==> flow/design.v (excerpt) <==
module DMAC #(
    parameter AXI_ID_WD   = 2,
    parameter AXI_DATA_WD = 32,
    parameter AXI_ADDR_WD = 32,
    parameter AXI_STRB_WD = 4
)(
    input                      AXI_ACLK,
    input                      AXI_ARESETN,    
    input                      cmd_valid,
    input  [AXI_ADDR_WD-1 : 0] cmd_addr,
    input  [AXI_ID_WD-1   : 0] cmd_id,
    input  [1 : 0]             cmd_burst,
    input  [2 : 0]             cmd_size,
    input  [AXI_ADDR_WD-1 : 0] cmd_len,
    output                     cmd_ready,
    output                     cmd_abort,
    output [AXI_ADDR_WD-1 : 0] AXI_AWADDR,
    output [AXI_ID_WD-1   : 0] AXI_AWID,
    output [1 : 0]             AXI_AWBURST,
    output [2 : 0]             AXI_AWSIZE,
    output [7 : 0]             AXI_AWLEN,
    output                     AXI_AWVALID,
    input                      AXI_AWREADY,
    output [AXI_DATA_WD-1 : 0] AXI_WDATA,
    output [AXI_STRB_WD-1 : 0] AXI_WSTRB,
    output                     AXI_WLAST,
    output                     AXI_WVALID,
    input                      AXI_WREADY,
    input  [AXI_ID_WD-1   : 0] AXI_BID,
    input  [1 : 0]             AXI_BRESP,
    input                      AXI_BVALID,
    output                     AXI_BREADY,
    output [AXI_ADDR_WD-1 : 0] AXI_ARADDR,
    output [AXI_ID_WD-1   : 0] AXI_ARID,
    output [1 : 0]             AXI_ARBURST,
    output [2 : 0]             AXI_ARSIZE,
    output [7 : 0]             AXI_ARLEN,
    output                     AXI_ARVALID,
    input                      AXI_ARREADY,
    input  [AXI_DATA_WD-1 : 0] AXI_RDATA,
    input                      AXI_RLAST,
    input  [AXI_ID_WD-1   : 0] AXI_RID,
    input  [1 : 0]             AXI_RRESP,
    input                      AXI_RVALID,
    output                     AXI_RREADY
);
Size: ~2700 cells after synthesis, ~20000 sq um of cells after synthesis.
==> flow/config.mk <==
export PLATFORM = sky130hd
export DESIGN_NAME = DMAC
export DESIGN_NICKNAME = DMAC
export VERILOG_FILES = /design/flow/design.v
export SDC_FILE = /design/flow/constraint.sdc
export NUM_CORES = 4
export LEC_CHECK = 0
export ABC_AREA = 1
export CAP_MARGIN = 0
export CELL_PAD_IN_SITES_GLOBAL_PLACEMENT = 1
export CORE_MARGIN = 2
export CORE_UTILIZATION = 72
export CTS_CLUSTER_DIAMETER = 360
export CTS_CLUSTER_SIZE = 77
export HOLD_SLACK_MARGIN = 0.29
export MAX_ROUTING_LAYER = met5
export MIN_ROUTING_LAYER = met1
export PLACE_DENSITY_LB_ADDON = 0.0
export SETUP_SLACK_MARGIN = -0.08
export SLEW_MARGIN = 20
export TNS_END_PERCENT = 80
==> flow/constraint.sdc <==
create_clock -name core_clock -period 1.64 [get_ports {AXI_ACLK}]
set_input_delay 0.3280 -clock core_clock [delete_from_list [all_inputs] [get_ports {AXI_ACLK}]]
set_output_delay 0.3280 -clock core_clock [all_outputs]
set_load 0.01 [all_outputs]
run.sh (not shown) runs the stock make flow with config.mk's settings and CLKGATE_MAP_FILE=.
The baseline ended with an error in 3_1_place_gp_skip_io on FLW-0024.
Change:
Settings changed: ABC_AREA 1 to default, CAP_MARGIN 0 to 20, CELL_PAD_IN_SITES_GLOBAL_PLACEMENT 1 to default, CORE_UTILIZATION 72 to 65, CTS_CLUSTER_DIAMETER 360 to default, CTS_CLUSTER_SIZE 77 to default, HOLD_SLACK_MARGIN 0.29 to default, MAX_ROUTING_LAYER met5 to default, MIN_ROUTING_LAYER met1 to default, PLACE_DENSITY_LB_ADDON 0.0 to default, SETUP_SLACK_MARGIN -0.08 to default, TNS_END_PERCENT 80 to default.
Clock period 1.64 ns to 3.47 ns, I/O delays scaled along.
Effect: Now the flow finished but fails on negative setup slack; synthesized cell count shrinks by 32%; area after synthesis shrinks by 10%; die size shrinks by 0.62%.

* * *

DMAC again, from the RTL that the note above started with.
make LEC_CHECK=0 ABC_AREA=1 CAP_MARGIN=20 CELL_PAD_IN_SITES_DETAIL_PLACEMENT=0 CELL_PAD_IN_SITES_GLOBAL_PLACEMENT=1 CORE_MARGIN=3 CORE_UTILIZATION=32 MAX_ROUTING_LAYER=met4 MIN_ROUTING_LAYER=met2 SLEW_MARGIN=5 finish   # period 6.79 ns
==> next run, changes <==
- CORE_MARGIN: 3 -> 2
- PLACE_DENSITY_LB_ADDON: unset -> 0.19
What happened: The changed run completed with no timing, DRC or antenna violations; fmax went up slightly; register-to-register slack degrades by 0.13 ns; area after synthesis is unchanged; synthesized cell count stays the same; via count is about the same; flip-flop count does not change.
==> next run, changes <==
- ABC_AREA: 1 -> unset
- CELL_PAD_IN_SITES_DETAIL_PLACEMENT: 0 -> unset
- CELL_PAD_IN_SITES_GLOBAL_PLACEMENT: 1 -> unset
- CORE_UTILIZATION: 32 -> 40
- MAX_ROUTING_LAYER: met4 -> unset
- MIN_ROUTING_LAYER: met2 -> unset
- PLACE_DENSITY_LB_ADDON: 0.19 -> unset
- SLEW_MARGIN: 5 -> 20
- clock period: 6.79 -> 3.97 ns (I/O delays scaled with it)
After rerunning:
- synthesized cell count shrinks by 32%
- critical path depth is lower by 4
- cell count drops by 29%
- non-clock buffer count is higher by 23
- die size went down by 28%
- first-iteration DRC count falls by 72%
- core utilization rose by 10 points
==> next run, changes <==
- ABC_AREA: unset -> 1
- CELL_PAD_IN_SITES_GLOBAL_PLACEMENT: unset -> 2
- MIN_ROUTING_LAYER: unset -> met2
- clock period: 3.97 -> 6.4 ns (I/O delays scaled with it)
The changed run completed without violations.
Clock-buffer cell count shrinks by 3.
Cell area goes up by 9.1%.
Die size went up by 11%.
Critical path depth rose by 4.
Power came out lower by 31%.
Routed wire length grows by 37%.
Core utilization is lower by 0.85 points.
Worst setup slack is better by 2.1 ns.
Power figures rest on the tool's default switching activity, not on a simulated workload.
